Setup of alpha:
Design fadd_sub, start of the top module:
module fadd_sub(
  input logic        clk_i,
  input logic [31:0] operand_a,
  input logic [31:0] operand_b,
  output logic[31:0] result_o
);
Size in the first run: roughly 1900 cells after synthesis, roughly 0.011 mm2 of cells after synthesis.
Settings: LEC_CHECK=0, ABC_AREA=1, CAP_MARGIN=15, CELL_PAD_IN_SITES_GLOBAL_PLACEMENT=3, CORE_ASPECT_RATIO=0.51, CORE_MARGIN=2, CORE_UTILIZATION=47, CTS_CLUSTER_SIZE=62, GPL_ROUTABILITY_DRIVEN=1, GPL_TIMING_DRIVEN=1, MAX_ROUTING_LAYER=met5, MIN_ROUTING_LAYER=met1, PLACE_DENSITY_LB_ADDON=0.19, SETUP_SLACK_MARGIN=0.48, SLEW_MARGIN=40, TNS_END_PERCENT=95; clock period 14.7 ns.
run.sh (not shown) runs the stock make flow with config.mk's settings and CLKGATE_MAP_FILE=.
Seen in the log of alpha: FLW-0024 during global placement without I/O, after which the run never completed.
What beta does differently from alpha at the input level:
- a deleted GPL_TIMING_DRIVEN that had been 1
- a change of SETUP_SLACK_MARGIN from 0.48 to 2.38
- an added PLACE_DENSITY of 0.73
- a deleted GPL_ROUTABILITY_DRIVEN that had been 1
- a deleted CORE_ASPECT_RATIO that had been 0.51
- a change of SLEW_MARGIN from 40 to 35
- a deleted PLACE_DENSITY_LB_ADDON that had been 0.19
- a deleted MIN_ROUTING_LAYER that had been met1
- a deleted ABC_AREA that had been 1
- a deleted CELL_PAD_IN_SITES_GLOBAL_PLACEMENT that had been 3
[summary]
- Going from alpha to beta, x dimension of the die -about 30%; post-synthesis chip area from yosys -7.0%.
- Delta (beta minus alpha): post-synthesis cell area lower; post-synthesis share of cell area spent on xor and xnor gates now sits lower; overall die area went down.
- Per the final summary, beta finished and its layout is clean on timing, DRC and antenna.
Setup changes, beta to gamma
- swapping 62 for 99 in CTS_CLUSTER_SIZE
- swapping 0.73 for 0.61 in PLACE_DENSITY
- putting ABC_AREA at 1 where nothing was set
- swapping 2 for 6 in CORE_MARGIN
- swapping 47 for 43 in CORE_UTILIZATION
- swapping 95 for 10 in TNS_END_PERCENT
- swapping 35 for 5 in SLEW_MARGIN
- putting CTS_CLUSTER_DIAMETER at 245 where nothing was set
- swapping 2.38 for -1.04 in SETUP_SLACK_MARGIN
### Flow results
gamma: full flow OK, the timing, design-rule and antenna checks passed. Across both runs, cell area was higher for gamma than for beta. On clock slew seen by the registers of the worst setup and hold paths, gamma tracks beta almost exactly. Note that the synthesized cell area recorded for gamma amounts to 1.08 times the value seen in beta. Largest non-sequential cell family by area: simple AND/OR/NAND/NOR gates -> gamma, AND-OR/OR-AND gates -> beta. Between beta and gamma, the number of standard cells reported by yosys is lower for beta. The post-synthesis instance total number comes out higher for gamma vs beta.
Inputs modified between gamma and delta:
- clearing CTS_CLUSTER_DIAMETER, which used to be 245
- clearing PLACE_DENSITY, which used to be 0.61
- clearing MAX_ROUTING_LAYER, which used to be met5
- clearing TNS_END_PERCENT, which used to be 10
- swapping 5 for 20 in SLEW_MARGIN
- putting CELL_PAD_IN_SITES_GLOBAL_PLACEMENT at 1 where nothing was set
- clearing ABC_AREA, which used to be 1
- clearing SETUP_SLACK_MARGIN, which used to be -1.04
- swapping 15 for 20 in CAP_MARGIN
- clearing CTS_CLUSTER_SIZE, which used to be 99
- swapping 6 for 2 in CORE_MARGIN
- swapping 14.7 for 12.0 in the clock period (ns, I/O delays scaled along)
Notes after the runs:
- delta completed; timing, DRC and antenna clean
- delta vs. gamma: mean post-synth cell area shows an increase of 1.6 um2, post-synthesis to final-layout area growth rose by 4.0 points, multi-input gate share of total cell area shows an increase of 0.38 points.
## Diff of input files: epsilon against delta
- CELL_PAD_IN_SITES_GLOBAL_PLACEMENT: 1 -> 0
- MAX_ROUTING_LAYER: unset -> met4
==> results <==
The higher final critical-path share of the clock period of delta and epsilon is in epsilon.
In the flow results for delta and epsilon, the total power is smaller on delta.
~same pin count of the biggest net entering global routing in delta and epsilon
Clock-net power of epsilon exceeds that of delta by a little under 10%.
As far as total congestion overflow goes, delta and epsilon are indistinguishable; the numbers are identical.
Diff delta -> epsilon: wire length after detailed routing now smaller, maximum achievable frequency now smaller, utilization now larger, number of gates resized after CTS now larger, final critical-path required period now larger.

---

Setup of xenon:
fadd_sub again, from the RTL that the note above started with.
Settings: LEC_CHECK=0, ABC_AREA=1, CAP_MARGIN=20, CORE_MARGIN=2, CORE_UTILIZATION=72, CTS_CLUSTER_DIAMETER=358, CTS_CLUSTER_SIZE=95, PLACE_DENSITY=0.41, SLEW_MARGIN=20, TNS_END_PERCENT=10; clock period 3.69 ns.
xenon: DPL-0038 in detailed placement -> run aborted
Changes in yarrow relative to xenon:
- SETUP_SLACK_MARGIN: unset -> 1.89
- CTS_CLUSTER_DIAMETER: 358 -> unset
- ABC_AREA: 1 -> unset
- PLACE_DENSITY: 0.41 -> unset
- CORE_UTILIZATION: 72 -> 50
- CTS_CLUSTER_SIZE: 95 -> unset
- TNS_END_PERCENT: 10 -> unset
- the clock period (ns, I/O delays scaled along): 3.69 -> 6.48
==> results <==
- Of the runs xenon and yarrow, none of them finished clean.
- xenon: DPL-0038 in detailed placement -> run aborted
- | post-synthesis share of cell area spent on xor and xnor gates | lower: yarrow |
- Summary of yarrow over xenon: area enclosed by the die boundary went up; core utilization before placement lower; and-or/or-and share of the synthesized area saw an increase; synthesized cell count has decreased.
## Diff of input files: cedar against yarrow
- CORE_UTILIZATION: 50 -> 23
- SETUP_SLACK_MARGIN: 1.89 -> unset
- the clock period (ns, I/O delays scaled along): 6.48 -> 18.6
==> results <==
cedar closes out successfully: all stages finished, all timing, DRC and antenna checks passed. [compare] base=yarrow new=cedar: fraction of power consumed by sequential logic has increased, worst setup slack has increased. cedar vs. yarrow: relative slew slack grew by 1.1 points; sequential power shrank by 64%. Diff yarrow and cedar: synthesis-to-finish area growth higher in yarrow.
The inputs of juniper differ from those of cedar as listed below.
- CORE_UTILIZATION: 23 -> 11
- the clock period (ns, I/O delays scaled along): 18.6 -> 12.8
==> comparison <==
Compared with cedar, juniper has less setup slack. [compare] base=cedar new=juniper: final cell area excluding filler cells now larger; flip-flop count comparable; overall fraction of global-route tracks in use now smaller; power now larger.

---

== job 690 ==
fadd_sub again, from the RTL that the note above started with.
make LEC_CHECK=0 ABC_AREA=1 CAP_MARGIN=20 CORE_ASPECT_RATIO=0.7 CORE_MARGIN=2 CORE_UTILIZATION=72 CTS_CLUSTER_DIAMETER=392 CTS_CLUSTER_SIZE=100 PLACE_DENSITY=0.36 SETUP_SLACK_MARGIN=2.24 SLEW_MARGIN=20 TNS_END_PERCENT=5 finish   # period 9.65 ns
global routing: job 690 exited with error
diff inputs: job 690 => job 6073
Settings: changing PLACE_DENSITY from 0.36 to 0.41; changing CTS_CLUSTER_DIAMETER from 392 to 358; removing SETUP_SLACK_MARGIN (formerly 2.24); changing CTS_CLUSTER_SIZE from 100 to 95; removing CORE_ASPECT_RATIO (formerly 0.7); removing TNS_END_PERCENT (formerly 5); changing the clock period (ns, I/O delays scaled along) from 9.65 to 4.32.
## What came out
Job 6073 never completed; the flow aborted with a tool error in detailed placement.
In the tables for job 690 and job 6073, x dimension of the die reads lower with job 6073.
Of job 6073 and job 690, it is job 6073 that has the higher floorplan utilization.
From job 690 to job 6073 the numbers moved as follows: combined area of all synthesized cells stayed essentially flat, total die size stayed essentially flat.
diff inputs: job 6073 => job 7510
Settings: CTS_CLUSTER_DIAMETER removed (was 358); PLACE_DENSITY removed (was 0.41); ABC_AREA removed (was 1); CORE_UTILIZATION changed from 72 to 40; CTS_CLUSTER_SIZE removed (was 95); the clock period (ns, I/O delays scaled along) changed from 4.32 to 12.0.
Findings:
- Job 7510 closes out successfully: all stages finished, all timing, DRC and antenna checks passed.
- Area fraction in compound gates after synthesis, job 6073 and job 7510: lower on job 6073
- Taking job 7510 as 1.0, job 6073 lands at 1.3 on floorplan net count.
- On synthesized area: job 7510 sits below job 6073.
- Compared with job 6073, number of distinct library cell variants in the gate-level netlist after synthesis in job 7510 increased by more than half.
- Instance count of the mapped netlist: job 6073 and job 7510 compared, lower one is job 7510
- Taking job 6073 as the reference point, the register area share after synthesis of job 7510 rises by 0.89 points.
- Share of the core filled by cells before placement ends up lower on job 7510.
- Job 6073 → job 7510: share of synthesized cell area in and, or, nand and nor gates went down 17 points; synthesized-area fraction occupied by adder cells moved up.
--- input diff job 7510..job 3887 ---
Settings: setting CTS_CLUSTER_SIZE to 100 for the first time; setting TNS_END_PERCENT to 15 for the first time; setting SETUP_SLACK_MARGIN to -0.99 for the first time; changing CORE_MARGIN from 2 to 7; changing CORE_UTILIZATION from 40 to 65; setting CTS_CLUSTER_DIAMETER to 187 for the first time.
Ran to the end and failed final checks on setup timing: job 3887. Post-route cell area (job 3887 over job 7510): decrease, 340 sq um. From job 7510 to job 3887, distinct cell type count of the synthesized netlist did not move at all. Job 3887 consumes less power than job 7510 does. Average wire per cell in the routed design (job 3887 vs. job 7510) increases by a few percent. Die size: job 3887 < job 7510. Compared with job 7510, job 3887 instantiates a smaller number of standard cells. Job 3887 vs job 7510: relative contribution of combinational cells to total power down.
Input changes introduced in job 7985 (baseline for comparison: job 3887):
Settings: clearing SETUP_SLACK_MARGIN, which used to be -0.99; swapping 65 for 40 in CORE_UTILIZATION; putting ABC_AREA at 1 where nothing was set; clearing CTS_CLUSTER_SIZE, which used to be 100; swapping 7 for 3 in CORE_MARGIN; putting MIN_ROUTING_LAYER at met2 where nothing was set; clearing CTS_CLUSTER_DIAMETER, which used to be 187; clearing TNS_END_PERCENT, which used to be 15.
Results
No stage failed in job 7985, and the final checks on the layout all came back clean.
For the part of the power in the clock network, job 7985 came in 1.9 points lower than job 3887 did.
Per the comparison of job 7985 with job 3887, worst endpoint data arrival time decreased by 0.85 ns relative to the old numbers; number of distinct library cells after synthesis shrank by 34.
Compared job 3887 against job 7985; clock-pin slew on the worst setup and hold paths within noise.
diff inputs: job 7985 => job 1997
Settings: setting CTS_CLUSTER_DIAMETER to 24 for the first time; setting CTS_CLUSTER_SIZE to 15 for the first time; changing CORE_MARGIN from 3 to 7; removing MIN_ROUTING_LAYER (formerly met2); setting TNS_END_PERCENT to 65 for the first time; removing ABC_AREA (formerly 1).
Findings:
When job 1997 is set beside job 7985, its HPWL reported at the end of detailed placement turns out to be 5500 um smaller.
Summary — met2 track utilization from global routing, job 1997 relative to job 7985: lower, by 13 points.
Largest net degree at the start of global routing: lower on job 1997
In the final design statistics, job 1997 uses fewer standard cells in total than job 7985.
Power and IR drop assume default switching activity.
